`design/flow/run.sh`:
```
#!/bin/bash
# the make line also repeats each setting of config.mk as NAME=value (left out here)
make -C /OpenROAD-flow-scripts/flow DESIGN_CONFIG=/design/flow/config.mk WORK_HOME=/design/flow/orfs CLKGATE_MAP_FILE= finish
```
`design/flow/config.mk`:
```
export PLATFORM = sky130hd
export DESIGN_NAME = shuzizhong
export DESIGN_NICKNAME = shuzizhong
export VERILOG_FILES = /design/flow/design.v
export SDC_FILE = /design/flow/constraint.sdc
export NUM_CORES = 4
export LEC_CHECK = 0
export ABC_AREA = 1
export CAP_MARGIN = 20
export CORE_ASPECT_RATIO = 0.7
export CORE_MARGIN = 2
export CORE_UTILIZATION = 72
export CTS_CLUSTER_DIAMETER = 392
export CTS_CLUSTER_SIZE = 95
export SLEW_MARGIN = 20
```
`design/flow/constraint.sdc`:
```
create_clock -name core_clock -period 11.2 [get_ports {clk1}]
set_input_delay 2.2400 -clock core_clock [delete_from_list [all_inputs] [get_ports {clk1}]]
set_output_delay 2.2400 -clock core_clock [all_outputs]
set_load 0.01 [all_outputs]
```
`design/flow/design.v`:
```
module fp10 #(
    parameter HALF = 100          
)(
    input  wire clk_in,
    input  wire reset,
    output wire tick
);
    reg [22:0] counter;
    reg clk_out;
    always @(posedge clk_in or posedge reset) begin
        if (reset) begin
            counter <= 0;
            clk_out <= 0;
        end
        else if (counter == HALF - 1) begin
            counter <= 0;
            clk_out <= ~clk_out;
        end
        else begin
            counter <= counter + 1;
        end
    end
    assign tick = (counter == HALF - 1) && ~clk_out;
endmodule
module miao10(clk, reset, tick, cout, qout);
input clk, reset, tick;
output cout;
output reg [7:0] qout;
always@(posedge clk or posedge reset) begin
   if (reset)
      qout <= 0;
   else if (tick) begin
      if(qout == 4)
         qout <= 0;
      else
         qout <= qout + 1;
   end
end
assign cout = (qout == 4) ? 1 : 0;
endmodule
module miao(qout,reset,clk,tick,cin,secin1,cout);
input clk,reset,tick,cin;
input [7:0] secin1;
output reg[7:0] qout;
output cout;
always@(posedge clk or posedge reset)
begin
	if(reset) qout<=0;
	else if(tick && cin)
	begin
   if(qout==59) begin qout<=0;end
	        else qout<=qout+1;end
end
assign cout=((qout==59)&&(secin1==4))?1:0;
endmodule
module fen(qout,am,am_fall,reset,clk,tick,cin,cout,nout,secin,secin1,naozhong);
input clk,reset,tick,am,am_fall,cin,naozhong;
input [7:0] secin;
input [7:0] secin1;
output reg[7:0] qout;
output reg[7:0] nout;
output   cout;
always@(posedge clk or posedge reset)
begin
	if(reset) qout<=0;
	else if(tick&&(~naozhong)&&(~am||cin))
	begin
   if(qout==59) begin qout<=0;end
	        else qout<=qout+1;end
end
always@(posedge clk or posedge reset)
begin
	if(reset) nout<=0;
	else if(am_fall&&naozhong)
	begin
	if(nout==59) begin nout<=0;end
		     else nout<=nout+1;end
end
assign cout=((qout==59)&&(secin==59)&&(secin1==4))?1:0;
endmodule
module shi(qout,ah,ah_fall,reset,clk,tick,cin,naozhong,nout);
input clk,reset,tick,ah,ah_fall,cin,naozhong;
output reg[7:0] qout;
output reg[7:0] nout;
always@(posedge clk or posedge reset)
begin
	if(reset) qout<=0;
	else if(tick&&(~naozhong)&&(~ah||cin))
	begin
   if(qout==23) qout<=0;
	        else qout<=qout+1;end
end
always@(posedge clk or posedge reset)
begin
	if(reset) nout<=0;
	else if(ah_fall&&naozhong)
	begin
	if(nout==23) begin nout<=0;end
		     else nout<=nout+1;end
end
endmodule
module alarm(en,clk,tick,reset,cin,set,shi,daodian,min,miao);
input [7:0] shi;
input [7:0] min;
input [7:0] miao;
input reset,cin,clk,tick,en;
output reg[7:0] set;
output daodian;
always@(posedge clk or posedge reset)
begin
	if(reset) set<=0;
	else if(tick)
	begin
		if(set==23)
		set<=0;
		else if(~cin)
		set<=set+1;
	end
end
assign daodian=(en&&(min==8'b0)&&(miao < 10))?1:0;
endmodule
module naozhong(
    input wire [7:0] shi_nao,
    input wire [7:0] shi_date,
    input wire [7:0] fen_nao,
    input wire [7:0] fen_date,
    input wire switch, clk, reset, tick,
    input wire switch_rise,
    output reg audio
);
    reg en_reg;
    reg alarm_enabled;
    always @(posedge clk or posedge reset)
    begin
        if (reset)
            en_reg <= 0;
        else if (tick)
        begin
            if (switch)
            begin
                en_reg <= 1;
            end
            else
                en_reg <= 0;
        end
    end
    always @(posedge clk or posedge reset)
    begin
        if (reset)
            alarm_enabled <= 1;
        else if (switch_rise)
            alarm_enabled <= !alarm_enabled;
    end
    always @(posedge clk or posedge reset)
    begin
        if (reset)
            audio <= 0;
        else if (tick)
        begin
            if (alarm_enabled && en_reg && (shi_nao == shi_date)&&(fen_nao == fen_date))
                audio <= 1;
            else
                audio <= 0;
        end
    end
endmodule
module audio(
    input wire clk,            
    input wire reset,          
    input wire en,             
    output wire pwm_out        
);
    parameter C4 = 261;
    parameter D4 = 293;
    parameter E4 = 329;
    parameter F4 = 349;
    parameter G4 = 392;
    parameter A4 = 440;
    parameter B4 = 493;
    parameter E_DI = 82;
    parameter FS = 93;
    parameter CLK_FREQ = 50000;
    parameter LONG  = 2000;
    parameter SHORT = 1000;
    reg [31:0] counter;
    reg [31:0] pwm_duty_cycle;   
    reg [31:0] note_freq;
    reg [31:0] note_duration_counter;
    reg [3:0] note_index;   
    function [31:0] note_table;
        input [3:0] idx;
        case (idx)
            4'd0:  note_table = D4;
            4'd1:  note_table = G4;
            4'd2:  note_table = B4;
            4'd3:  note_table = G4;
            4'd4:  note_table = A4;
            4'd5:  note_table = D4;
            4'd6:  note_table = E4;
            4'd7:  note_table = B4;
            4'd8:  note_table = G4;
            4'd9:  note_table = E_DI;
            4'd10: note_table = D4;
            4'd11: note_table = B4;
            4'd12: note_table = G4;
            4'd13: note_table = E_DI;
            4'd14: note_table = B4;
            4'd15: note_table = FS;
            default: note_table = B4;
        endcase
    endfunction
    function [31:0] duration_table;
        input [3:0] idx;
        case (idx)
            4'd5, 4'd6: duration_table = SHORT;
            default:    duration_table = LONG;
        endcase
    endfunction
    always @(posedge clk or posedge reset) begin
        if (reset) begin
            counter <= 0;
            pwm_duty_cycle <= 0;
        end else if (en) begin
            if (counter >= CLK_FREQ / note_freq) begin
                counter <= 0;
                pwm_duty_cycle <= ~pwm_duty_cycle;
            end else begin
                counter <= counter + 1;
            end
        end
    end
    always @(posedge clk or posedge reset) begin
        if (reset) begin
            note_index <= 0;
            note_freq <= note_table(4'd0);
            note_duration_counter <= 0;
        end else if (en) begin
            if (note_duration_counter >= duration_table(note_index)) begin
                note_duration_counter <= 0;
                note_index <= (note_index + 1) % 8;   
                note_freq <= note_table(note_index);
            end else begin
                note_duration_counter <= note_duration_counter + 1;
            end
        end
    end
    assign pwm_out = pwm_duty_cycle;
endmodule
module bcd(
	input	[7:0]	bin_in,
	output	[9:0]	bcd_out
    );
reg [3:0] ones;
reg [3:0] tens;
reg [1:0] hundreds;
integer i;
always @(*) begin
	ones 		= 4'd0;
	tens 		= 4'd0;
	hundreds 	= 2'd0;
	for(i = 7; i >= 0; i = i - 1) begin
		if (ones >= 4'd5) 		ones = ones + 4'd3;
		if (tens >= 4'd5) 		tens = tens + 4'd3;
		if (hundreds >= 4'd5)	hundreds = hundreds + 4'd3;
		hundreds = {hundreds[0],tens[3]};
		tens	 = {tens[2:0],ones[3]};
		ones	 = {ones[2:0],bin_in[i]};
	end
end	
assign bcd_out = {hundreds, tens, ones};
endmodule
module display(qin,sig);
input[3:0] qin;
output reg [0:6]sig;
always@(qin)
begin case(qin)
4'd0:sig=7'b0000001;
4'd1:sig=7'b1001111;
4'd2:sig=7'b0010010;
4'd3:sig=7'b0000110;
4'd4:sig=7'b1001100;
4'd5:sig=7'b0100100;
4'd6:sig=7'b0100000;
4'd7:sig=7'b0001111;
4'd8:sig=7'b0000000;
4'd9:sig=7'b0000100;
default:sig=7'b0000001;
endcase
end 
endmodule 
module mux2to1 (
   input wire [7:0] a,    
	input wire [7:0] b, 	 
   input wire sel,  
   output wire [7:0] y   
);
    assign y = (sel) ? a : b;
endmodule
module shuzizhong(
    input wire clk1,         
    input wire reset,        
    input wire ah1,          
    input wire am1,          
    input wire alarm1,       
    input wire en,           
    input wire naozhong,     
    output wire [0:6] shi,       
    output wire [0:6] ge,        
    output wire [0:6] min_shi,   
    output wire [0:6] min_ge,    
    output wire [0:6] sec_shi,   
    output wire [0:6] sec_ge,    
    output wire daodian,     
    output wire audio        
);
    wire tick;               
    wire [7:0] bb, miao1, fen1, shi1, nao_fen, nao_shi, set1;
    wire cout10, cout_miao, cout_fen, ring;
    wire [7:0] y_shi, y_fen, y_miao;
    wire [9:0] out, fen, miao;
    fp10 a(.clk_in(clk1), .reset(reset), .tick(tick));
    reg ah_s, ah, am_s, am, alarm_s, alarm;
    always @(posedge clk1 or posedge reset) begin
        if (reset) begin
            ah_s <= 1; ah <= 1;
            am_s <= 1; am <= 1;
            alarm_s <= 0; alarm <= 0;
        end else if (tick) begin
            ah_s <= ah1; ah <= ah_s;
            am_s <= am1; am <= am_s;
            alarm_s <= alarm1; alarm <= alarm_s;
        end
    end
    wire ah_fall = tick && ah && ~ah_s;
    wire am_fall = tick && am && ~am_s;
    wire alarm_rise = tick && ~alarm && alarm_s;
    miao10 inst16(.clk(clk1), .reset(reset), .tick(tick), .cout(cout10), .qout(bb));
    miao inst20(.qout(miao1), .reset(reset), .clk(clk1), .tick(tick), .cin(cout10),
                .secin1(bb), .cout(cout_miao));
    fen inst24(.qout(fen1), .am(am), .am_fall(am_fall), .reset(reset), .clk(clk1), .tick(tick),
               .cin(cout_miao), .cout(cout_fen), .nout(nao_fen), .secin(miao1), .secin1(bb),
               .naozhong(naozhong));
    shi inst19(.qout(shi1), .ah(ah), .ah_fall(ah_fall), .reset(reset), .clk(clk1), .tick(tick),
               .cin(cout_fen), .naozhong(naozhong), .nout(nao_shi));
    alarm inst3(.en(en), .clk(clk1), .tick(tick), .reset(reset), .cin(alarm), .set(set1),
                .shi(shi1), .daodian(daodian), .min(fen1), .miao(miao1));
    naozhong inst6(.shi_nao(nao_shi), .shi_date(shi1), .fen_nao(nao_fen), .fen_date(fen1),
                   .switch(alarm), .clk(clk1), .reset(reset), .tick(tick),
                   .switch_rise(alarm_rise), .audio(ring));
    audio inst5(.clk(clk1), .reset(reset), .en(ring), .pwm_out(audio));
    mux2to1 nn(.a(nao_shi), .b(shi1), .sel(naozhong), .y(y_shi));
    mux2to1 mm(.a(nao_fen), .b(fen1), .sel(naozhong), .y(y_fen));
    mux2to1 jj(.a(8'd0), .b(miao1), .sel(naozhong), .y(y_miao));
    bcd inst4(.bin_in(y_shi), .bcd_out(out));
    bcd inst(.bin_in(y_fen), .bcd_out(fen));
    bcd inst9(.bin_in(y_miao), .bcd_out(miao));
    display inst1(.qin(out[7:4]), .sig(shi));
    display inst2(.qin(out[3:0]), .sig(ge));
    display inst10(.qin(fen[7:4]), .sig(min_shi));
    display inst11(.qin(fen[3:0]), .sig(min_ge));
    display inst12(.qin(miao[7:4]), .sig(sec_shi));
    display inst13(.qin(miao[3:0]), .sig(sec_ge));
endmodule
```
==> results of run 1 <==
-- through the flow --
step                setup slack, ns  cell area [µm²]  setup TNS [ns]  instances
floorplan                    -0.150            15700           -1.17       2306
global placement            -0.0833            16800          -0.605       2659
detailed placement           -0.767            16800           -7.09       2659
CTS                         0.00517            18000               0       2756
-- routing by layer --
metal | global-route usage [%] | GRT overflow
met3 | 55.9 | 0
met4 | 53.9 | 1
met2 | 83.2 | 2
met5 | 31.1 | 0
met1 | 70.3 | 0
-- timing repair --
| action | 4_1_cts |
|---|---|
| pin swaps | 32 |
| gates resized | 47 |
| cloned | 4 |
| setup endpoints to repair | 14 |
| buffers inserted | 61 |
==> run summary, run 1 <==
run results: outcome=stopped before the end, failing step=5_1_grt, First Error=[ERROR GRT-0232] Routing congestion too high. Check the congestion heatmap in the GUI., Flops after synth=~160, most common cell in the netlist=nand2_1, clk sinks=156, Main logic family=simple AND/OR/NAND/NOR gates, top cells by count=nand2_1 (487), inv_1 (446), nor2_1 (255), die area=22600 µm², Chip Area, Yosys=15400 µm², Compound Share, Synth=between 10 and 15%, FP Util=73.8%, cts bufs inserted=17, cell area after synthesis=15400 µm², clk root buf=clkbuf_16, Mux cell area share=0.0650%, DIE WIDTH=179 µm, syn avg cell area=6.67 µm², Cells after Synth=approximately 2300, Simple-Gate Area Share=around 33%, routability cong.=0.981, dpl hpwl=30.5 mm, yosys cell count=2306, area leader, netlist=dfrtp_1, hold buffers post-CTS=0, Synth warnings=11, main flop type=dfrtp_1, Ports=51, Synth async-reset ratio=100%, XOR Share, Synth=5.35%, CTS max path bufs=2, Synth top area share=around a quarter, number of enable flip-flop cells=0, post-synthesis sequential area ratio=25.4%, core area=approximately 21000 µm², port buffer count=50, H-Tree Depth=4, synth unique cells=58, grt total ovfl=3, Synth area leaders=dfrtp_1 (24%), nand2_1 (12%), ha_1 (12%), floorplan row count=44, yosys adder share=11.8%, gr usage total=67.5%, Die Y=126 µm, Floorplan Nets=roughly 2500
==> run 2: changes to the inputs <==
ABC_AREA = unset   (was 1)
CORE_ASPECT_RATIO = unset   (was 0.7)
CORE_UTILIZATION = 40   (was 72)
CTS_CLUSTER_DIAMETER = unset   (was 392)
CTS_CLUSTER_SIZE = unset   (was 95)
clock period = 21.1 ns   (was 11.2 ns; I/O delays follow)
==> run summary, run 2 <==
run results: outcome=timing/DRC/antenna clean, CP Capture Type=register, min-delay src=ah_s, worst-margin pin slew=0.981 ns, cycle use final=around nine tenths, crit path kind=register to register, Pwr Density=38.2 nW/µm², vias in the first global route=~13000, DIE WIDTH=197 µm (+10%), internal power=between 0.4 and 0.5 mW, sequential cell power=0.300 mW, max-cap viol count=0, worst-case reg-to-reg path depth=around 80, Final #Nets=2023, post-synthesis sequential area ratio=26.2% (+0.78 points), cell area after synthesis=14900 µm² (-3.0%), core area=36700 µm² (+76%), worst hold path type=register to register, Post-Route WL=35.2 mm, Die Y=197 µm (+56%), crit-path leading delay family=simple AND/OR/NAND/NOR gates, Chip Area, Yosys=14900 µm² (-3.0%), Ports=51 (unchanged), top cells by count=nor2_1 (194), nand2_1 (190), dfrtp_1 (148), die area=38900 µm² (+72%), clk root buf=clkbuf_16, Synth top area share=24.8% (+0.74 points), worst setup path endpoint=inst5.pwm_duty_cycle[0], Power Total=0.629 mW, Simple-Gate Area Share=23.8% (-9.5 points), number of enable flip-flop cells=0 (unchanged), hold path depth=2, initial antenna violation count=0, CP most frequent cell=ha_1, Slowest Stage Delay on Critical Path=0.53 ns, XOR Share, Synth=8.97% (+3.6 points), Wirelength per Cell=14.9 µm, Synth warnings=11 (unchanged), H-Tree Depth=4 (unchanged), Final Setup Violations=0, setup TNS=0 ns, Antenna Cells=0, Pwr top=clock, Main logic family=simple AND/OR/NAND/NOR gates, Worst-Skew Late Latency=~0.43 ns, Tmin final=18.83 ns, clk sinks=156 (unchanged), Worst Setup Start Kind=register, CTS max path bufs=2 (unchanged), yosys adder share=12.3% (+0.43 points), Floorplan Nets=1999 (-19%), Final Util=44.8%, reg-to-reg slack, setup=2.28 ns, Cells after Synth=1847 (-20%), Placement Cell Area=15900 µm² (-5.4%), cell area after layout=16400 µm², Sw Pwr=between 0.1 and 0.15 mW, crit-path max FO=28, grt total ovfl=0, WP data required=21.36 ns, DRC Markers=0, Reg power frac=47.6%, CP Buf/Inv Count=6, maximum VDD drop=0.0000396 V, path length in cells of the critical path=~80, RR Endpoint=inst5.pwm_duty_cycle[0], yosys cell count=1847 (-20%), Flops after synth=156 (unchanged), Setup Skew=0.00805 ns, Max Fclk=about 53 MHz, global-route wire length before repair=roughly 60 mm, RSZ-0062 raised after global routing=false, Post-CTS Setup Inserts=0 (-100%), CTS-repair resized insts=0 (-100%), Max transition margin=34.6%, syn avg cell area=8.08 µm² (+21%), final hold slack=0.476 ns, switch share=23.6%, CTS clk-pin slew, worst paths=0.07 ns, Critical Path Slowest Stage Cell=and2_1, drt via density=5.60, Comb group=around 0.023 mW, pin count of the biggest net entering global routing=roughly 67, DRT Pass-1 Iters=5, synth unique cells=99 (+71%), Slew Limit Fails=0, hold buffers post-CTS=0 (unchanged), dpl hpwl=27.0 mm (-11%), main flop type=dfrtp_1, CTS tree=yes, Clk pwr share=around half, critical path launch point=inst5.note_freq[3], area leader, netlist=dfrtp_1, Synth async-reset ratio=100% (unchanged), most common cell in the netlist=nor2_1, hold endpoint=ah, DR vias=13200, FP Util=40.7% (-33 points), gr usage total=18.2%, Tool Warnings=~74, Mux cell area share=4.86% (+4.8 points), Clk. pwr=0.307 mW, Fin. Hold Viols=0, fillers=3610, area grow syn2layout=10.2%, number of routed nets with antenna violations=0, combinational share of power=3.6%, floorplan row count=70 (+59%), Synth area leaders=dfrtp_1 (25%), ha_1 (12%), xnor2_1 (6.0%), Initial DRC Count=772, cts bufs inserted=17 (unchanged), Compound Share, Synth=20.1% (+8.6 points), Static Leak=7.33 nW, port buffer count=50 (unchanged), Critical Path AT=19.09 ns, routability cong.=0.922 (-6.0%), Reg2Reg Launch Point=inst5.note_freq[3]
[run 2: cell type report]
| type | instances | area (µm²) | share of cell area (%) |
|---|---|---|---|
| multi-input cells | 1548 | 10500 | 63.6 |
| flip-flops and latches | 156 | 3910 | 23.8 |
| well taps | 468 | 586 | 3.56 |
| repair buffers | 58 | 561 | 3.41 |
| clock buffers | 20 | 457 | 2.78 |
| inverters | 90 | 345 | 2.10 |
| clock inverters | 12 | 128 | 0.776 |
[run 2: per-layer routing]
layer | track usage (%) | up-vias | share of wire [%]
li1 | - | 6693 | -
met1 | 23.6 | 6206 | 48
met2 | 31.9 | 217 | 48
met3 | 2.03 | 48 | 2.8
met4 | 5.40 | 0 | 1.7
met5 | 0 | - | 0
[run 2: per-stage QoR]
step           instances  worst slack (ns)
2_1_floorplan       1847              5.13
3_3_place_gp        2320              3.09
3_5_place_dp        2320              2.41
4_1_cts             2352              2.32
5_1_grt             2352             0.591
6_report            2352              2.28
==> run 3: changes to the inputs <==
CORE_UTILIZATION = 65   (was 40)
CTS_CLUSTER_DIAMETER = 195   (was unset)
clock period = 15.4 ns   (was 21.1 ns; I/O delays follow)
==> run summary, run 3 <==
run results: Reg power frac=47.8% (+0.2 points), worst setup path endpoint=inst5.pwm_duty_cycle[0], sequential cell power=0.410 mW (+37%), Floorplan Nets=1999 (unchanged), CP Buf/Inv Count=4 (-2), XOR Share, Synth=8.97% (unchanged), Synth warnings=11 (unchanged), Critical Path Slowest Stage Cell=o41ai_4, Placement Cell Area=16000 µm² (+0.64%), main flop type=dfrtp_1, cycle use final=95.2% (+6.0 points), global-route wire length before repair=59.2 mm (-0.89%), Setup Skew=0.00935 ns (+0.00130 ns), hold endpoint=inst5.pwm_duty_cycle[0], metal3 WL=1.42 mm (+44%), critical path launch point=inst5.note_freq[4], DRT Pass-1 Iters=7 (+2), RR Endpoint=inst5.pwm_duty_cycle[0], H-Tree Depth=4 (unchanged), Final Setup Violations=0 (unchanged), Main logic family=simple AND/OR/NAND/NOR gates, Fin. Hold Viols=0 (unchanged), crit-path max FO=11 (-61%), CP most frequent cell=ha_1, dpl hpwl=26.3 mm (-2.7%), Max Fclk=68.2 MHz (+28%), Ports=51 (unchanged), maximum VDD drop=0.0000600 V (+51%), routability cong.=0.961 (+4.2%), Reg2Reg Launch Point=inst5.note_freq[4], Synth area leaders=dfrtp_1 (25%), ha_1 (12%), xnor2_1 (6.0%), Tmin final=14.66 ns (-4.17 ns), Simple-Gate Area Share=23.8% (unchanged), cts bufs inserted=17 (unchanged), DRC Markers=0 (unchanged), gr usage total=29.0% (+11 points), Final #Nets=2093 (+3.5%), Cells after Synth=1847 (unchanged), Initial DRC Count=956 (+24%), cell area after layout=17000 µm² (+3.6%), FP Util=66.1% (+25 points), Synth top area share=24.8% (unchanged), DIE WIDTH=156 µm (-21%), crit-path leading delay family=AND-OR/OR-AND gates, Power Total=0.858 mW (+36%), yosys adder share=12.3% (unchanged), cell area after synthesis=14900 µm² (unchanged), Clk pwr share=48.6% (-0.2 points), CTS tree=yes, Critical Path AT=14.98 ns (-4.11 ns), top cells by count=nor2_1 (194), nand2_1 (190), dfrtp_1 (148), post-synthesis sequential area ratio=26.2% (unchanged), syn avg cell area=8.08 µm² (unchanged), final hold slack=0.468 ns (-0.00748 ns), WL met1=16.1 mm (-3.9%), Die Y=156 µm (-21%), combinational share of power=3.6% (about the same), internal power=0.651 mW (+36%), clk sinks=156 (unchanged), outcome=timing/DRC/antenna clean, Compound Share, Synth=20.1% (unchanged), Static Leak=7.71 nW (+5.2%), area grow syn2layout=14.2%, initial antenna violation count=0 (unchanged), synth unique cells=99 (unchanged), pre-CTS WS=-0.563 ns (-2.97 ns), switch share=24.1% (+0.50 points), number of enable flip-flop cells=0 (unchanged), number of routed nets with antenna violations=0 (unchanged), Pwr Density=50.3 nW/µm² (+32%), Tool Warnings=76 (+2.7%), Chip Area, Yosys=14900 µm² (unchanged), Slew Limit Fails=0 (unchanged), path length in cells of the critical path=77 (-1.3%), Worst Setup Start Kind=register, die area=24200 µm² (-38%), Synth async-reset ratio=100% (unchanged), floorplan row count=55 (-21%), port buffer count=50 (unchanged), worst-case reg-to-reg path depth=77 (-1.3%), DR vias=13800 (+5.2%), Slowest Stage Delay on Critical Path=0.49 ns (-0.04 ns), Antenna Cells=0 (unchanged), worst hold path type=register to register, area leader, netlist=dfrtp_1, CTS clk-pin slew, worst paths=0.07 ns (about the same), yosys cell count=1847 (unchanged), Sw Pwr=0.207 mW (+39%), hold path depth=1 (-1), worst-margin pin slew=0.931 ns (-0.0496 ns), Max transition margin=37.7% (+3.1 points), Comb group=0.0306 mW (+35%), WP data required=15.72 ns (-5.64 ns), vias in the first global route=12900 (+1.1%), crit path kind=register to register, top routing layer in use=met4, Worst-Skew Late Latency=0.43 ns (about the same), Post-Route WL=35.8 mm (+1.9%), clk root buf=clkbuf_16, drt via density=6.18 (+10%), core area=22600 µm² (-38%), grt total ovfl=0 (unchanged), Clk. pwr=0.417 mW (+36%), most common cell in the netlist=nor2_1, Mux cell area share=4.86% (unchanged), reg-to-reg slack, setup=0.74 ns (-1.53 ns), max-cap viol count=0 (unchanged), setup ws final=0.740 ns (-1.53 ns), min-delay src=inst5.pwm_duty_cycle[0], Wirelength per Cell=16.0 µm (+7.1%), Pwr top=clock, pin count of the biggest net entering global routing=100 (+49%), met2 WL=17.3 mm (+3.0%), Flops after synth=156 (unchanged), CP Capture Type=register, CTS max path bufs=2 (unchanged)
## run 3: what timing repair did
item                                    CTS  global route
pin swaps                                 1            27
endpoints found under the setup margin   30            33
gates cloned                              0             3
hold endpoints to repair                  0             0
hold buffers                              0             0
gates resized                             6            63
buffers inserted                          2            25
## run 3: cell type report
| class | count | area, µm² |
|---|---|---|
| clock inverters | 15 | 154 |
| clock buffers | 17 | 425 |
| fillers | 1725 | 5530 |
| inverters | 90 | 349 |
| flip-flops and latches | 156 | 3920 |
| repair buffers | 125 | 1070 |
| well taps | 285 | 357 |
| multi-input cells | 1551 | 10800 |
## run 3: routing by layer
metal  GRT usage [%]  up-vias
met5               0        -
li1                -     6843
met3            4.14       82
met4            10.5        0
met2            49.7      373
met1            37.4     6546
## run 3: through the flow
step                std cells  utilization [%]  setup TNS (ns)
finish                   2239             75.5               0
global placement         2177             70.7         -0.0519
CTS                      2211             73.5               0
detailed placement       2177             70.7          -12.09
global route             2239             75.5           -2.66
floorplan                1847                -               0
==> run 4: changes to the inputs <==
CORE_UTILIZATION = 58   (was 65)
CTS_CLUSTER_DIAMETER = unset   (was 195)
clock period = 13.5 ns   (was 15.4 ns; I/O delays follow)
==> run summary, run 4 <==
run results: Placement Cell Area=17000 µm² (+6.5%), post-synthesis sequential area ratio=26.2% (unchanged), Static Leak=8.50 nW (+10%), pre-CTS WS=-0.496 ns (+0.0678 ns), XOR Share, Synth=8.97% (unchanged), CP Buf/Inv Count=9 (+5), Flops after synth=156 (unchanged), Power Total=0.973 mW (+13%), worst setup path endpoint=inst5.counter[19], Non-Filler Instances=2436 (+8.8%), Reg power frac=48.1% (+0.3 points), area grow syn2layout=26.1%, Comb group=0.0352 mW (+15%), FP Util=59.1% (-7.0 points), Pwr Density=51.7 nW/µm² (+2.6%), floorplan row count=58 (+5.5%), Synth area leaders=dfrtp_1 (25%), ha_1 (12%), xnor2_1 (6.0%), vias in the first global route=13800 (+7.2%), Tool Warnings=79 (+3.9%), area leader, netlist=dfrtp_1, DIE WIDTH=164 µm (+5.7%), hold path depth=2 (+1), Slowest Stage Delay on Critical Path=0.48 ns (about the same), maximum VDD drop=0.0000733 V (+22%), Synth async-reset ratio=100% (unchanged), reg-to-reg slack, setup=-0.71 ns (-1.45 ns), Slew Limit Fails=0 (unchanged), CTS max path bufs=2 (unchanged), crit path kind=register to register, placed instance count=2321 (+6.6%), cts bufs inserted=17 (unchanged), Wirelength per Cell=16.4 µm (+2.4%), main flop type=dfrtp_1, combinational share of power=3.6% (about the same), Fin. Hold Viols=0 (unchanged), worst-case reg-to-reg path depth=81 (+5.2%), cycle use final=105% (+10 points), Final Setup Violations=33 (+33), top cells by count=nor2_1 (194), nand2_1 (190), dfrtp_1 (148), die area=27000 µm² (+12%), outcome=failed layout checks, synth unique cells=99 (unchanged), clk root buf=clkbuf_16, path length in cells of the critical path=81 (+5.2%), sequential cell power=0.468 mW (+14%), setup ws final=-0.707 ns (-1.45 ns), cell area after layout=18800 µm² (+10%), global-route wire length before repair=65.3 mm (+10%), yosys adder share=12.3% (unchanged), Simple-Gate Area Share=23.8% (unchanged), gr usage total=29.3% (+0.26 points), Setup Skew=0.0144 ns (+0.00501 ns), Worst-Skew Late Latency=0.43 ns (about the same), CTS clk-pin slew, worst paths=0.07 ns (about the same), crit-path max FO=8 (-3), WP data required=13.87 ns (-1.85 ns), Tmin final=14.21 ns (-0.453 ns), Clk pwr share=48.2% (-0.4 points), Antenna Cells=0 (unchanged), most common cell in the netlist=nor2_1, yosys cell count=1847 (unchanged), H-Tree Depth=4 (unchanged), final hold slack=0.468 ns (-0.0000520 ns), worst-margin pin slew=0.961 ns (+0.0295 ns), port buffer count=50 (unchanged), worst hold path type=register to register, Pwr top=clock, Die Y=164 µm (+5.7%), routability cong.=0.913 (-5.0%), logic area=11300 µm² (+4.6%), Clk. pwr=0.469 mW (+12%), FF/Latch Area=3920 µm² (unchanged), Worst Setup Start Kind=register, Sw Pwr=0.228 mW (+10%), fillers=1893 (+9.7%), internal power=0.745 mW (+14%), RR Endpoint=inst5.counter[19], hold endpoint=ah, Critical Path AT=14.57 ns (-0.41 ns), Max Fclk=70.4 MHz (+3.2%), CP Capture Type=register, drt via density=5.98 (-3.3%), Chip Area, Yosys=14900 µm² (unchanged), Post-Route WL=39.9 mm (+11%), DRC Markers=0 (unchanged), syn avg cell area=8.08 µm² (unchanged), DRT Pass-1 Iters=6 (-1), Final #Nets=2245 (+7.3%), Floorplan Nets=1999 (unchanged), min-delay src=ah_s, Critical Path Slowest Stage Cell=dfrtp_2, Synth top area share=24.8% (unchanged), critical path launch point=inst5.note_freq[3], max-cap viol count=0 (unchanged), core area=25300 µm² (+12%), Synth warnings=11 (unchanged), switch share=23.5% (-0.68 points), RSZ-0062 raised after global routing=true, Compound Share, Synth=20.1% (unchanged), clk sinks=156 (unchanged), crit-path leading delay family=AND-OR/OR-AND gates, Blocking Checks=negative setup slack, hold buffers post-CTS=0 (unchanged), DR vias=14600 (+5.2%), Reg2Reg Launch Point=inst5.note_freq[3], grt total ovfl=0 (unchanged), Max transition margin=36.0% (-1.8 points), cell area after synthesis=14900 µm² (unchanged), CTS tree=yes, Initial DRC Count=1151 (+20%), Main logic family=simple AND/OR/NAND/NOR gates, dpl hpwl=28.4 mm (+8.0%), number of enable flip-flop cells=0 (unchanged), Ports=51 (unchanged), pin count of the biggest net entering global routing=93 (-7.0%), Cells after Synth=1847 (unchanged), initial antenna violation count=0 (unchanged), Mux cell area share=4.86% (unchanged), number of routed nets with antenna violations=0 (unchanged)
[run 4: what timing repair did]
action / CTS / global route
setup endpoints to repair: 33 / 33
buffers inserted: 58 / 21
resized: 70 / 69
cloned: 3 / 1
pin swaps: 38 / 47
[run 4: layer usage]
| layer | GRT usage [%] | wire length [µm] |
|---|---|---|
| met5 | 0 | 0 |
| met4 | 10.5 | 1230 |
| met3 | 3.97 | 1480 |
| met2 | 48.8 | 19100 |
| met1 | 39.0 | 18100 |
[run 4: layout make-up]
type	instances	area share, %
clock buffers	19	2.35
flip-flops and latches	156	20.8
well taps	330	2.19
clock inverters	13	0.705
multi-input cells	1550	59.9
repair buffers	277	12.1
inverters	90	1.93
repair inverters	1	0.0332
[run 4: per-stage QoR]
step	utilization, %	setup TNS [ns]
detailed placement	67.3	-13.41
CTS	72.5	-2.27
finish	74.5	-21.38
global route	74.5	-45.31
global placement	67.3	0
floorplan	-	-22.55
==> run 5: changes to the inputs <==
CAP_MARGIN = 30   (was 20)
CELL_PAD_IN_SITES_DETAIL_PLACEMENT = 0   (was unset)
CORE_ASPECT_RATIO = 0.5   (was unset)
CORE_MARGIN = 3   (was 2)
HOLD_SLACK_MARGIN = 0.03   (was unset)
MAX_ROUTING_LAYER = met5   (was unset)
PLACE_DENSITY_LB_ADDON = 0.1   (was unset)
clock period = 33.0 ns   (was 13.5 ns; I/O delays follow)
==> run summary, run 5 <==
run results: combinational share of power=3.6% (about the same), pin count of the biggest net entering global routing=71 (-24%), syn avg cell area=8.08 µm² (unchanged), Wirelength per Cell=16.1 µm (-1.9%), Critical Path AT=13.71 ns (-0.86 ns), hold endpoint=ah, critical path launch point=naozhong, setup TNS=0 ns (+21.38 ns), global-route wire length before repair=61.2 mm (-6.4%), CTS tree=yes, outcome=timing/DRC/antenna clean, Reg2Reg Launch Point=inst5.note_freq[4], path length in cells of the critical path=27 (-67%), Compound Share, Synth=20.1% (unchanged), Max transition margin=49.5% (+14 points), Max Fclk=49.2 MHz, Fin. Hold Viols=0 (unchanged), DR vias=13700 (-5.7%), clk sinks=156 (unchanged), CP Buf/Inv Count=4 (-5), worst setup path endpoint=min_ge[4], cell area after synthesis=14900 µm² (unchanged), Synth warnings=11 (unchanged), synth unique cells=99 (unchanged), CTS max path bufs=2 (unchanged), Tmin final=approximately 20 ns, gr usage total=25.8% (-3.5 points), CTS clk-pin slew, worst paths=0.06 ns (about the same), Synth async-reset ratio=100% (unchanged), clk root buf=clkbuf_16, hold buffers post-CTS=0 (unchanged), sequential cell power=0.192 mW (-59%), routability cong.=0.920 (+0.79%), yosys cell count=1847 (unchanged), grt total ovfl=0 (unchanged), DIE WIDTH=233 µm (+42%), most common cell in the netlist=nor2_1, yosys adder share=12.3% (unchanged), CP most frequent cell=ha_1, cts bufs inserted=17 (unchanged), Pwr top=clock, Tool Warnings=74 (-6.3%), drt via density=6.18 (+3.4%), Post-CTS Setup Inserts=0 (-100%), fillers=2065 (+9.1%), crit-path leading delay family=buffers and inverters, Mux cell area share=4.86% (unchanged), Worst Setup Start Kind=input pin, CP Capture Type=primary output, Worst-Skew Late Latency=0.42 ns (about the same), Post-Route WL=35.7 mm (-11%), Simple-Gate Area Share=23.8% (unchanged), switch share=21.9% (-1.6 points), hold path depth=2 (unchanged), Ports=51 (unchanged), Comb group=0.0148 mW (-58%), CTS-repair resized insts=0 (-100%), Sw Pwr=0.0895 mW (-61%), crit-path max FO=36 (+28), RR Endpoint=inst5.counter[10], Initial DRC Count=978 (-15%), H-Tree Depth=4 (unchanged), cycle use final=61.5% (-44 points), floorplan row count=40 (-31%), Static Leak=7.36 nW (-13%), cell area after layout=16300 µm² (-13%), reg-to-reg slack, setup=13.38 ns (+14.09 ns), post-synthesis sequential area ratio=26.2% (unchanged), Slew Limit Fails=0 (unchanged), Die Y=119 µm (-27%), maximum VDD drop=0.0000359 V (-51%), vias in the first global route=13200 (-4.3%), max-cap viol count=0 (unchanged), Pwr Density=25.0 nW/µm² (-52%), Main logic family=simple AND/OR/NAND/NOR gates, Cells after Synth=1847 (unchanged), worst-margin pin slew=0.739 ns (-0.222 ns), Final Setup Violations=0 (-100%), main flop type=dfrtp_1, Flops after synth=156 (unchanged), Synth top area share=24.8% (unchanged), die area=27800 µm² (+2.9%), core area=24600 µm² (-2.5%), Final #Nets=2024 (-9.8%), top cells by count=nor2_1 (194), nand2_1 (190), dfrtp_1 (148), FP Util=60.6% (+1.5 points), Floorplan Nets=1999 (unchanged), Critical Path Slowest Stage Cell=mux2i_1, Reg power frac=46.9% (-1.2 points), number of routed nets with antenna violations=0 (unchanged), area grow syn2layout=9.41%, XOR Share, Synth=8.97% (unchanged), WP data required=26.40 ns (+12.53 ns), worst-case reg-to-reg path depth=79 (-2.5%), Synth area leaders=dfrtp_1 (25%), ha_1 (12%), xnor2_1 (6.0%), Antenna Cells=0 (unchanged), Chip Area, Yosys=14900 µm² (unchanged), DRT Pass-1 Iters=5 (-1), Slowest Stage Delay on Critical Path=0.63 ns (+0.15 ns), number of enable flip-flop cells=0 (unchanged), internal power=0.319 mW (-57%), Clk. pwr=0.202 mW (-57%), Power Total=0.409 mW (-58%), dpl hpwl=26.9 mm (-5.3%), DRC Markers=0 (unchanged), crit path kind=input pin to primary output, Setup Skew=0.00811 ns (-0.00626 ns), min-delay src=ah_s, RSZ-0062 raised after global routing=false, Clk pwr share=49.5% (+1.3 points), area leader, netlist=dfrtp_1, port buffer count=50 (unchanged), worst hold path type=register to register, initial antenna violation count=0 (unchanged), Placement Cell Area=15700 µm² (-7.6%)
==> run 5: cell type report <==
type,count,area [µm²],share of cell area (%)
multi-input cells,1548,10500,64.0
flip-flops and latches,156,3910,24.0
repair buffers,59,588,3.60
clock buffers,20,447,2.73
well taps,336,420,2.57
inverters,90,345,2.11
clock inverters,12,164,1.00
==> run 5: layer usage <==
layer	part of all wire, %	vias up	track usage, %
li1	-	6719	-
met1	46	6601	33.8
met2	49	350	45.3
met3	3.7	58	3.20
met4	1.5	0	5.99
met5	0	-	0
==> run 5: stage by stage <==
step	utilization (%)	setup slack, ns	std cells	hold slack, ns
floorplan	-	13.51	1847	0.446
detailed placement	63.8	12.78	2188	0.464
global route	66.3	11.96	2221	0.491
CTS	66.3	12.73	2220	0.474
finish	66.3	12.69	2221	0.472
global placement	63.7	13.22	2187	0.454
==> run 6: changes to the inputs <==
CAP_MARGIN = 20   (was 30)
CELL_PAD_IN_SITES_DETAIL_PLACEMENT = unset   (was 0)
CORE_ASPECT_RATIO = unset   (was 0.5)
CORE_MARGIN = 2   (was 3)
CORE_UTILIZATION = 64   (was 58)
CTS_CLUSTER_DIAMETER = 378   (was unset)
CTS_CLUSTER_SIZE = 100   (was unset)
HOLD_SLACK_MARGIN = 0.27   (was 0.03)
MAX_ROUTING_LAYER = unset   (was met5)
PLACE_DENSITY_LB_ADDON = unset   (was 0.1)
TNS_END_PERCENT = 20   (was unset)
clock period = 25.0 ns   (was 33.0 ns; I/O delays follow)
==> run summary, run 6 <==
run results: FP Util=65.5% (+4.9 points), cts bufs inserted=17 (unchanged), crit-path max FO=28 (-22%), Compound Share, Synth=20.1% (unchanged), Max transition margin=35.8% (-14 points), Ports=51 (unchanged), H-Tree Depth=4 (unchanged), crit path kind=register to register, crit-path leading delay family=simple AND/OR/NAND/NOR gates, Synth area leaders=dfrtp_1 (25%), ha_1 (12%), xnor2_1 (6.0%), hold path depth=2 (unchanged), Antenna Cells=0 (unchanged), area grow syn2layout=8.90%, Final #Nets=2022 (-0.099%), grt total ovfl=0 (unchanged), Floorplan Nets=1999 (unchanged), initial antenna violation count=0 (unchanged), Slew Limit Fails=0 (unchanged), worst setup path endpoint=inst5.pwm_duty_cycle[0], CTS max path bufs=2 (unchanged), cell area after layout=16300 µm² (-0.47%), combinational share of power=3.5% (about the same), vias in the first global route=12400 (-6.1%), post-synthesis sequential area ratio=26.2% (unchanged), Static Leak=7.34 nW (-0.38%), Main logic family=simple AND/OR/NAND/NOR gates, Worst-Skew Late Latency=0.44 ns (+0.02 ns), Clk pwr share=49.1% (-0.4 points), sequential cell power=0.253 mW (+32%), clk sinks=156 (unchanged), clk root buf=clkbuf_16, cycle use final=74.3% (+13 points), Power Total=0.533 mW (+30%), min-delay src=ah_s, max-cap viol count=0 (unchanged), Flops after synth=156 (unchanged), fillers=1856 (-10%), Critical Path AT=18.85 ns (+5.14 ns), CP most frequent cell=ha_1, maximum VDD drop=0.0000377 V (+5.1%), internal power=0.407 mW (+27%), Die Y=157 µm (+31%), number of routed nets with antenna violations=0 (unchanged), path length in cells of the critical path=78 (+190%), Max Fclk=53.8 MHz, Post-Route WL=34.0 mm (-4.7%), hold buffers post-CTS=0 (unchanged), CTS-repair resized insts=0 (unchanged), most common cell in the netlist=nor2_1, Pwr top=clock, dpl hpwl=25.6 mm (-4.8%), Reg power frac=47.4% (+0.5 points), Tool Warnings=76 (+2.7%), synth unique cells=99 (unchanged), CTS tree=yes, syn avg cell area=8.08 µm² (unchanged), WP data required=25.27 ns (-1.13 ns), DRT Pass-1 Iters=5 (unchanged), Placement Cell Area=15700 µm² (-0.31%), Fin. Hold Viols=0 (unchanged), Tmin final=18.58 ns, Wirelength per Cell=15.5 µm (-3.7%), Critical Path Slowest Stage Cell=and2_1, pre-CTS WS=6.68 ns (-6.10 ns), cell area after synthesis=14900 µm² (unchanged), routability cong.=0.934 (+1.6%), yosys cell count=1847 (unchanged), pin count of the biggest net entering global routing=91 (+28%), CP Buf/Inv Count=6 (+2), Cells after Synth=1847 (unchanged), Post-CTS Setup Inserts=0 (unchanged), floorplan row count=55 (+38%), Comb group=0.0186 mW (+26%), CP Capture Type=register, placed instance count=2164 (-1.1%), Synth async-reset ratio=100% (unchanged), Non-Filler Instances=2196 (-1.1%), Worst Setup Start Kind=register, Clk. pwr=0.262 mW (+30%), Simple-Gate Area Share=23.8% (unchanged), top cells by count=nor2_1 (194), nand2_1 (190), dfrtp_1 (148), port buffer count=50 (unchanged), Synth top area share=24.8% (unchanged), die area=24600 µm² (-12%), number of enable flip-flop cells=0 (unchanged), Reg2Reg Launch Point=inst5.note_freq[4], global-route wire length before repair=57.2 mm (-6.5%), setup ws final=6.42 ns (-6.27 ns), Initial DRC Count=920 (-5.9%), Final Setup Violations=0 (unchanged), main flop type=dfrtp_1, DRC Markers=0 (unchanged), yosys adder share=12.3% (unchanged), Pwr Density=32.8 nW/µm² (+31%), RR Endpoint=inst5.pwm_duty_cycle[0], Slowest Stage Delay on Critical Path=0.51 ns (-0.12 ns), Mux cell area share=4.86% (unchanged), drt via density=6.08 (-1.6%), DR vias=13400 (-2.7%), switch share=23.7% (+1.8 points), worst hold path type=register to register, area leader, netlist=dfrtp_1, core area=22800 µm² (-7.5%), DIE WIDTH=157 µm (-33%), Sw Pwr=0.127 mW (+41%), worst-margin pin slew=0.963 ns (+0.224 ns), Chip Area, Yosys=14900 µm² (unchanged), RSZ-0062 raised after global routing=false, outcome=timing/DRC/antenna clean, setup TNS=0 ns (unchanged), critical path launch point=inst5.note_freq[4], hold endpoint=ah, Synth warnings=11 (unchanged), reg-to-reg slack, setup=6.42 ns (-6.96 ns), XOR Share, Synth=8.97% (unchanged), gr usage total=27.9% (+2.1 points), CTS clk-pin slew, worst paths=0.07 ns (about the same), worst-case reg-to-reg path depth=78 (-1.3%), Setup Skew=0.0184 ns (+0.0103 ns)
-- run 6: per-stage QoR --
stage	hold WS (ns)	utilization, %
2_1_floorplan	0.446	-
3_3_place_gp	0.456	68.8
3_5_place_dp	0.460	68.8
4_1_cts	0.470	71.4
5_1_grt	0.492	71.4
6_report	0.470	71.4
-- run 6: area by class of cell --
class	instances	area, µm²	share of cell area (%)
clock buffers	19	453	2.79
clock inverters	13	145	0.893
inverters	90	345	2.12
multi-input cells	1548	10500	64.3
flip-flops and latches	156	3910	24.1
well taps	313	392	2.41
repair buffers	57	553	3.40
-- run 6: routing by layer --
| layer | up-vias | part of all wire (%) | GRT usage [%] |
|---|---|---|---|
| li1 | 6700 | - | - |
| met1 | 6310 | 46 | 36.2 |
| met2 | 287 | 49 | 48.7 |
| met3 | 59 | 3.3 | 3.46 |
| met4 | 0 | 2.1 | 7.86 |
| met5 | - | 0 | 0 |
==> run 7: changes to the inputs <==
ABC_AREA = 1   (was unset)
CELL_PAD_IN_SITES_GLOBAL_PLACEMENT = 3   (was unset)
CORE_MARGIN = 10   (was 2)
CORE_UTILIZATION = 61   (was 64)
CTS_CLUSTER_DIAMETER = unset   (was 378)
CTS_CLUSTER_SIZE = unset   (was 100)
GPL_TIMING_DRIVEN = 0   (was unset)
HOLD_SLACK_MARGIN = 0.25   (was 0.27)
MIN_ROUTING_LAYER = met2   (was unset)
PLACE_DENSITY_LB_ADDON = 0.2   (was unset)
SETUP_SLACK_MARGIN = -1.08   (was unset)
SLEW_MARGIN = 10   (was 20)
TNS_END_PERCENT = unset   (was 20)
clock period = 15.2 ns   (was 25.0 ns; I/O delays follow)
==> run summary, run 7 <==
run results: Mux cell area share=0.0650% (-4.8 points), Simple-Gate Area Share=33.3% (+9.5 points), FP Util=61.5% (-4.1 points), Synth top area share=24.1% (-0.74 points), XOR Share, Synth=5.35% (-3.6 points), number of enable flip-flop cells=0 (unchanged), Die Y=179 µm (+14%), Flops after synth=156 (unchanged), Chip Area, Yosys=15400 µm² (+3.1%), die area=32000 µm² (+30%), synth unique cells=58 (-41%), Main logic family=simple AND/OR/NAND/NOR gates, Floorplan Nets=2458 (+23%), syn avg cell area=6.67 µm² (-17%), main flop type=dfrtp_1, most common cell in the netlist=nand2_1, cell area after synthesis=15400 µm² (+3.1%), top cells by count=nand2_1 (487), inv_1 (446), nor2_1 (255), Synth area leaders=dfrtp_1 (24%), nand2_1 (12%), ha_1 (12%), outcome=stopped before the end, yosys cell count=2306 (+25%), DIE WIDTH=179 µm (+14%), post-synthesis sequential area ratio=25.4% (-0.78 points), yosys adder share=11.8% (-0.43 points), core area=25000 µm² (+9.9%), Synth warnings=11 (unchanged), First Error=[ERROR FLW-0024] Place density exceeds 1.0 (current PLACE_DENSITY_LB_ADDON =  0.2). Please check if the value of  PLACE_DENSITY_LB_ADDON is between 0 and 0.99., area leader, netlist=dfrtp_1, Cells after Synth=2306 (+25%), floorplan row count=58 (+5.5%), failing step=3_1_place_gp_skip_io, Synth async-reset ratio=100% (unchanged), Compound Share, Synth=11.5% (-8.6 points)
==> run 8: changes to the inputs <==
ABC_AREA = unset   (was 1)
CAP_MARGIN = 10   (was 20)
CELL_PAD_IN_SITES_DETAIL_PLACEMENT = 2   (was unset)
CELL_PAD_IN_SITES_GLOBAL_PLACEMENT = unset   (was 3)
CORE_ASPECT_RATIO = 1.26   (was unset)
CORE_MARGIN = 9   (was 10)
CORE_UTILIZATION = 60   (was 61)
CTS_CLUSTER_DIAMETER = 269   (was unset)
CTS_CLUSTER_SIZE = 92   (was unset)
HOLD_SLACK_MARGIN = unset   (was 0.25)
MAX_ROUTING_LAYER = met5   (was unset)
MIN_ROUTING_LAYER = unset   (was met2)
PLACE_DENSITY_LB_ADDON = 0.26   (was 0.2)
SETUP_SLACK_MARGIN = 0.74   (was -1.08)
SLEW_MARGIN = 35   (was 10)
clock period = 27.5 ns   (was 15.2 ns; I/O delays follow)
==> run summary, run 8 <==
run results: outcome=stopped before the end, failing step=3_5_place_dp, First Error=[ERROR DPL-0033] detailed placement checks failed during check placement., die area=30900 µm² (-3.3%), Compound Share, Synth=20.1% (+8.6 points), DIE WIDTH=159 µm (-11%), synth unique cells=99 (+71%), area leader, netlist=dfrtp_1, top cells by count=nor2_1 (194), nand2_1 (190), dfrtp_1 (148), Main logic family=simple AND/OR/NAND/NOR gates, Synth top area share=24.8% (+0.74 points), XOR Share, Synth=8.97% (+3.6 points), post-synthesis sequential area ratio=26.2% (+0.78 points), Mux cell area share=4.86% (+4.8 points), Simple-Gate Area Share=23.8% (-9.5 points), cell area after synthesis=14900 µm² (-3.0%), syn avg cell area=8.08 µm² (+21%), floorplan row count=64 (+10%), Cells after Synth=1847 (-20%), routability cong.=approximately 0.9, Synth async-reset ratio=100% (unchanged), Die Y=195 µm (+9.1%), Flops after synth=156 (unchanged), core area=24400 µm² (-2.4%), main flop type=dfrtp_1, yosys cell count=1847 (-20%), port buffer count=49, yosys adder share=12.3% (+0.43 points), FP Util=61.1% (-0.34 points), Synth area leaders=dfrtp_1 (25%), ha_1 (12%), xnor2_1 (6.0%), Chip Area, Yosys=14900 µm² (-3.0%), Ports=about 50, number of enable flip-flop cells=0 (unchanged), Floorplan Nets=1999 (-19%), most common cell in the netlist=nor2_1, Synth warnings=11 (unchanged)
==> run 9: changes to the inputs <==
ABC_AREA = 1   (was unset)
CAP_MARGIN = 30   (was 10)
CELL_PAD_IN_SITES_DETAIL_PLACEMENT = 0   (was 2)
CORE_ASPECT_RATIO = unset   (was 1.26)
CORE_MARGIN = 3   (was 9)
CORE_UTILIZATION = 61   (was 60)
CTS_CLUSTER_DIAMETER = unset   (was 269)
CTS_CLUSTER_SIZE = unset   (was 92)
GPL_TIMING_DRIVEN = unset   (was 0)
HOLD_SLACK_MARGIN = 0.03   (was unset)
PLACE_DENSITY_LB_ADDON = unset   (was 0.26)
SETUP_SLACK_MARGIN = unset   (was 0.74)
SLEW_MARGIN = 20   (was 35)
clock period = 10.7 ns   (was 27.5 ns; I/O delays follow)
==> run summary, run 9 <==
run results: port buffer count=50 (+2.0%), Simple-Gate Area Share=33.3% (+9.5 points), clk root buf=clkbuf_16, Critical Path Slowest Stage Cell=dfrtp_1, Ports=51 (unchanged), synth unique cells=58 (-41%), Reg power frac=33.4%, syn avg cell area=6.67 µm² (-17%), most common cell in the netlist=nand2_1, pin count of the biggest net entering global routing=75, Main logic family=simple AND/OR/NAND/NOR gates, Tool Warnings=around 78, DIE WIDTH=165 µm (+4.0%), min-delay src=inst16.qout[2], Mux cell area share=0.0650% (-4.8 points), Critical Path AT=11.97 ns, RR Endpoint=inst5.counter[3], crit-path max FO=8, yosys cell count=2306 (+25%), vias in the first global route=roughly 15000, number of routed nets with antenna violations=0, RSZ-0062 raised after global routing=true, XOR Share, Synth=5.35% (-3.6 points), Worst-Skew Late Latency=0.44 ns, Chip Area, Yosys=15400 µm² (+3.1%), CTS clk-pin slew, worst paths=0.08 ns, Post-Route WL=roughly 47 mm, Tmin final=11.64 ns, Placement Cell Area=17800 µm², grt total ovfl=0, Synth async-reset ratio=100% (unchanged), CTS tree=yes, Synth area leaders=dfrtp_1 (24%), nand2_1 (12%), ha_1 (12%), Setup Skew=0.0185 ns, worst-margin pin slew=1.03 ns, Comb group=0.555 mW, Slew Limit Fails=0, critical path launch point=inst5.note_freq[4], DRT Pass-1 Iters=7, number of enable flip-flop cells=0 (unchanged), Flops after synth=156 (unchanged), Cells after Synth=2306 (+25%), Sw Pwr=0.628 mW, WP data required=11.03 ns, Synth top area share=24.1% (-0.74 points), setup TNS=-9.05 ns, setup ws final=-0.938 ns, Pwr Density=89.1 nW/µm², maximum VDD drop=between 0.00015 and 0.0002 V, CP most frequent cell=nand2_2, cell area after layout=20100 µm², worst hold path type=register to register, Compound Share, Synth=11.5% (-8.6 points), Pwr top=clock, gr usage total=31.3%, CP Capture Type=register, Final #Nets=2785, clk sinks=156, hold path depth=1, Worst Setup Start Kind=register, Power Total=1.79 mW, routability cong.=0.947 (+2.1%), initial antenna violation count=0, Die Y=165 µm (-15%), floorplan row count=57 (-11%), path length in cells of the critical path=~95, max-cap viol count=0, drt via density=roughly 5.6, crit path kind=register to register, outcome=failed layout checks, Non-Filler Instances=between 2000 and 3000, combinational share of power=31.0%, yosys adder share=11.8% (-0.43 points), die area=27200 µm² (-12%), Final Setup Violations=10, Blocking Checks=negative setup slack, Antenna Cells=0, Static Leak=10.6 nW, FP Util=62.7% (+1.6 points), reg-to-reg slack, setup=-0.94 ns, area leader, netlist=dfrtp_1, main flop type=dfrtp_1, internal power=1.16 mW, Floorplan Nets=2458 (+23%), global-route wire length before repair=70.0 mm, sequential cell power=0.597 mW, Reg2Reg Launch Point=inst5.note_freq[4], Wirelength per Cell=approximately 16 µm, worst setup path endpoint=inst5.counter[3], crit-path leading delay family=simple AND/OR/NAND/NOR gates, top cells by count=nand2_1 (487), inv_1 (446), nor2_1 (255), area grow syn2layout=30.3%, DRC Markers=0, DR vias=~17000, Max transition margin=30.7%, CTS max path bufs=2, cts bufs inserted=17, worst-case reg-to-reg path depth=95, Clk. pwr=0.636 mW, cycle use final=109%, cell area after synthesis=15400 µm² (+3.1%), Max Fclk=85.9 MHz, post-synthesis sequential area ratio=25.4% (-0.78 points), Synth warnings=11 (unchanged), hold endpoint=inst16.qout[2], Clk pwr share=between 30 and 40%, dpl hpwl=30.6 mm, placed instance count=about 2800, core area=24500 µm² (+0.45%), Fin. Hold Viols=0, switch share=35.1%, Initial DRC Count=approximately 1600, Slowest Stage Delay on Critical Path=0.43 ns, CP Buf/Inv Count=15, H-Tree Depth=4, pre-CTS WS=-0.503 ns
## run 9: repair_timing
item,4_1_cts,5_1_grt
buffers inserted,69,28
cloned,3,1
pin swaps,71,70
endpoints found under the setup margin,14,52
hold buffers,0,0
gates resized,90,141
## run 9: layer usage
layer	up-vias	track usage (%)	wire, µm
met5	-	0	0
met4	0	11.9	2920
met3	218	4.41	2980
met2	687	54.2	22400
met1	7727	39.5	18700
li1	8000	-	-
## run 9: cell type report
class | instances | area (µm²)
Tap cell | 324 | 405
Timing Repair inverter | 1 | 6.26
Clock buffer | 17 | 425
Inverter | 468 | 1830
Multi-Input combinational cell | 1658 | 10600
Sequential cell | 156 | 3910
Fill cell | 1603 | 4470
Clock inverter | 15 | 188
Timing Repair Buffer | 331 | 2680
## run 9: through the flow
stage	util [%]	hold WS [ns]
finish	81.8	0.454
detailed placement	72.6	0.445
floorplan	-	0.423
CTS	78.6	0.458
global route	81.8	0.495
global placement	72.5	0.441
==> run 10: changes to the inputs <==
ABC_AREA = unset   (was 1)
CAP_MARGIN = 35   (was 30)
CELL_PAD_IN_SITES_DETAIL_PLACEMENT = unset   (was 0)
CORE_MARGIN = 9   (was 3)
CORE_UTILIZATION = 40   (was 61)
GPL_ROUTABILITY_DRIVEN = 0   (was unset)
HOLD_SLACK_MARGIN = 0.27   (was 0.03)
MAX_ROUTING_LAYER = unset   (was met5)
SLEW_MARGIN = 5   (was 20)
TNS_END_PERCENT = 45   (was unset)
clock period = 25.0 ns   (was 10.7 ns; I/O delays follow)
==> run summary, run 10 <==
run results: DR vias=13300 (-20%), Final #Nets=2025 (-27%), Wirelength per Cell=15.2 µm (-4.0%), Floorplan Nets=1999 (-19%), area leader, netlist=dfrtp_1, CP Capture Type=register, Ports=51 (unchanged), Sw Pwr=0.128 mW (-80%), Flops after synth=156 (unchanged), post-synthesis sequential area ratio=26.2% (+0.78 points), Clk pwr share=49.8% (+14 points), Synth async-reset ratio=100% (unchanged), H-Tree Depth=4 (unchanged), outcome=timing/DRC/antenna clean, grt total ovfl=0 (unchanged), switch share=23.6% (-12 points), Static Leak=7.37 nW (-31%), cycle use final=74.6% (-34 points), Pwr top=clock, Mux cell area share=4.86% (+4.8 points), Max Fclk=53.6 MHz (-38%), Post-Route WL=35.8 mm (-24%), Synth warnings=11 (unchanged), main flop type=dfrtp_1, Synth area leaders=dfrtp_1 (25%), ha_1 (12%), xnor2_1 (6.0%), global-route wire length before repair=60.5 mm (-14%), Antenna Cells=0 (unchanged), Pwr Density=32.8 nW/µm² (-63%), Slowest Stage Delay on Critical Path=0.54 ns (+0.11 ns), critical path launch point=inst5.note_freq[4], fillers=3652 (+130%), Non-Filler Instances=2354 (-21%), CTS tree=yes, setup TNS=0 ns (+9.05 ns), number of routed nets with antenna violations=0 (unchanged), Compound Share, Synth=20.1% (+8.6 points), RR Endpoint=inst5.pwm_duty_cycle[0], Chip Area, Yosys=14900 µm² (-3.0%), Max transition margin=43.8% (+13 points), Die Y=211 µm (+28%), crit-path max FO=18 (+10), drt via density=5.65 (+0.83%), gr usage total=15.9% (-15 points), hold buffers post-CTS=0 (unchanged), XOR Share, Synth=8.97% (+3.6 points), port buffer count=50 (unchanged), Final Setup Violations=0 (-10), DRC Markers=0 (unchanged), yosys adder share=12.3% (+0.43 points), Cells after Synth=1847 (-20%), placed instance count=2322 (-18%), min-delay src=inst16.qout[7], internal power=0.414 mW (-64%), number of enable flip-flop cells=0 (unchanged), DIE WIDTH=211 µm (+28%), RSZ-0062 raised after global routing=false, CP Buf/Inv Count=8 (-7), Fin. Hold Viols=0 (unchanged), worst-case reg-to-reg path depth=79 (-17%), Tmin final=18.65 ns (+7.02 ns), max-cap viol count=0 (unchanged), Slew Limit Fails=0 (unchanged), reg-to-reg slack, setup=6.35 ns (+7.28 ns), Critical Path AT=18.98 ns (+7.01 ns), pin count of the biggest net entering global routing=85 (+13%), vias in the first global route=12500 (-17%), Tool Warnings=74 (-5.1%), FP Util=40.7% (-22 points), CP most frequent cell=ha_1, hold path depth=1 (unchanged), hold endpoint=inst16.qout[7], initial antenna violation count=0 (unchanged), dpl hpwl=27.7 mm (-9.5%), Setup Skew=0.0145 ns (-0.00406 ns), Post-CTS Setup Inserts=0 (-100%), CTS clk-pin slew, worst paths=0.07 ns (about the same), WP data required=25.32 ns (+14.29 ns), CTS max path bufs=2 (unchanged), combinational share of power=3.6% (-27 points), maximum VDD drop=0.0000330 V (-79%), logic area=10500 µm² (-1.5%), Reg2Reg Launch Point=inst5.note_freq[4], cts bufs inserted=17 (unchanged), core area=36700 µm² (+50%), worst setup path endpoint=inst5.pwm_duty_cycle[0], sequential cell power=0.253 mW (-58%), Comb group=0.0195 mW (-96%), Critical Path Slowest Stage Cell=o21ai_0, worst-margin pin slew=0.843 ns (-0.186 ns), most common cell in the netlist=nor2_1, path length in cells of the critical path=79 (-17%), Worst-Skew Late Latency=0.43 ns (about the same), yosys cell count=1847 (-20%), syn avg cell area=8.08 µm² (+21%), crit-path leading delay family=simple AND/OR/NAND/NOR gates, final hold slack=0.480 ns (+0.0263 ns), Synth top area share=24.8% (+0.74 points), clk sinks=156 (unchanged), Initial DRC Count=908 (-43%), Main logic family=simple AND/OR/NAND/NOR gates, clk root buf=clkbuf_16, floorplan row count=70 (+23%), die area=44600 µm² (+64%), worst hold path type=register to register, top cells by count=nor2_1 (194), nand2_1 (190), dfrtp_1 (148), Simple-Gate Area Share=23.8% (-9.5 points), Worst Setup Start Kind=register, area grow syn2layout=10.6%, cell area after synthesis=14900 µm² (-3.0%), DRT Pass-1 Iters=6 (-1), Reg power frac=46.6% (+13 points), CTS-repair resized insts=0 (-100%), synth unique cells=99 (+71%), FF/Latch Area=3910 µm² (unchanged), Clk. pwr=0.270 mW (-58%), crit path kind=register to register
[run 10: final cells by class]
class | count | share of cell area, %
clock buffers | 18 | 2.66
repair buffers | 60 | 3.61
inverters | 90 | 2.09
clock inverters | 14 | 1.04
well taps | 468 | 3.55
flip-flops and latches | 156 | 23.7
multi-input cells | 1548 | 63.3
[run 10: metal layers]
metal	up-vias	wire (µm)	track usage, %
li1	6709	-	-
met1	6324	16700	20.4
met2	225	17400	27.6
met3	34	1100	2.27
met4	0	546	4.07
met5	-	0	0
[run 10: through the flow]
step           instance area [µm²]  worst slack, ns  power, mW  util, %
2_1_floorplan                14900             8.71      0.269        -
3_3_place_gp                 15900             6.96      0.277     43.2
3_5_place_dp                 15900             6.52      0.278     43.3
4_1_cts                      16500             6.45      0.549     45.0
5_1_grt                      16500             4.67      0.562     45.0
6_report                     16500             6.35      0.542     45.0
==> run 11: changes to the inputs <==
ABC_AREA = 1   (was unset)
CAP_MARGIN = 20   (was 35)
CORE_MARGIN = 2   (was 9)
CORE_UTILIZATION = 72   (was 40)
CTS_CLUSTER_DIAMETER = 196   (was unset)
CTS_CLUSTER_SIZE = 39   (was unset)
GPL_ROUTABILITY_DRIVEN = unset   (was 0)
HOLD_SLACK_MARGIN = unset   (was 0.27)
PLACE_DENSITY_LB_ADDON = 0.28   (was unset)
SETUP_SLACK_MARGIN = -0.4   (was unset)
SLEW_MARGIN = 20   (was 5)
TNS_END_PERCENT = unset   (was 45)
clock period = 10.7 ns   (was 25.0 ns; I/O delays follow)
==> run summary, run 11 <==
run results: cts bufs inserted=17 (unchanged), area leader, netlist=dfrtp_1, Chip Area, Yosys=15400 µm² (+3.1%), routability cong.=between 0.9 and 1, FP Util=73.2% (+33 points), Die Y=150 µm (-29%), outcome=stopped before the end, failing step=5_1_grt, cell area after synthesis=15400 µm² (+3.1%), grt total ovfl=2, DIE WIDTH=150 µm (-29%), Mux cell area share=0.0650% (-4.8 points), synth unique cells=58 (-41%), Main logic family=simple AND/OR/NAND/NOR gates, most common cell in the netlist=nand2_1, number of enable flip-flop cells=0 (unchanged), port buffer count=50 (unchanged), Cells after Synth=2306 (+25%), clk root buf=clkbuf_16, main flop type=dfrtp_1, floorplan row count=53 (-24%), Floorplan Nets=2458 (+23%), Compound Share, Synth=11.5% (-8.6 points), CTS max path bufs=2 (unchanged), Flops after synth=156 (unchanged), Synth warnings=11 (unchanged), H-Tree Depth=4 (unchanged), XOR Share, Synth=5.35% (-3.6 points), Synth top area share=24.1% (-0.74 points), yosys cell count=2306 (+25%), clk sinks=156 (unchanged), dpl hpwl=30.2 mm (+9.1%), Simple-Gate Area Share=33.3% (+9.5 points), die area=22600 µm² (-49%), top cells by count=nand2_1 (487), inv_1 (446), nor2_1 (255), syn avg cell area=6.67 µm² (-17%), core area=21000 µm² (-43%), post-synthesis sequential area ratio=25.4% (-0.78 points), First Error=[ERROR GRT-0232] Routing congestion too high. Check the congestion heatmap in the GUI., hold buffers post-CTS=0 (unchanged), gr usage total=75.8%, Synth area leaders=dfrtp_1 (24%), nand2_1 (12%), ha_1 (12%), pre-CTS WS=-0.772 ns (-7.29 ns), Ports=51 (unchanged), yosys adder share=11.8% (-0.43 points), Synth async-reset ratio=100% (unchanged)
[run 11: routing by layer]
layer,GRT overflow,GRT usage [%]
met2,1,90.0
met1,0,74.4
met5,0,42.0
met4,1,71.9
met3,0,66.0
[run 11: repair_timing]
item	4_1_cts
buffers inserted	31
cloned	2
endpoints found under the setup margin	13
pin swaps	24
gates resized	41
[run 11: metrics by stage]
| step | instance area (µm²) | std cells |
|---|---|---|
| after CTS | 18500 | 2819 |
| after detailed placement | 17500 | 2754 |
| after global placement | 17500 | 2754 |
| after floorplan | 15700 | 2306 |
Power is estimated from default activity; no workload was simulated.
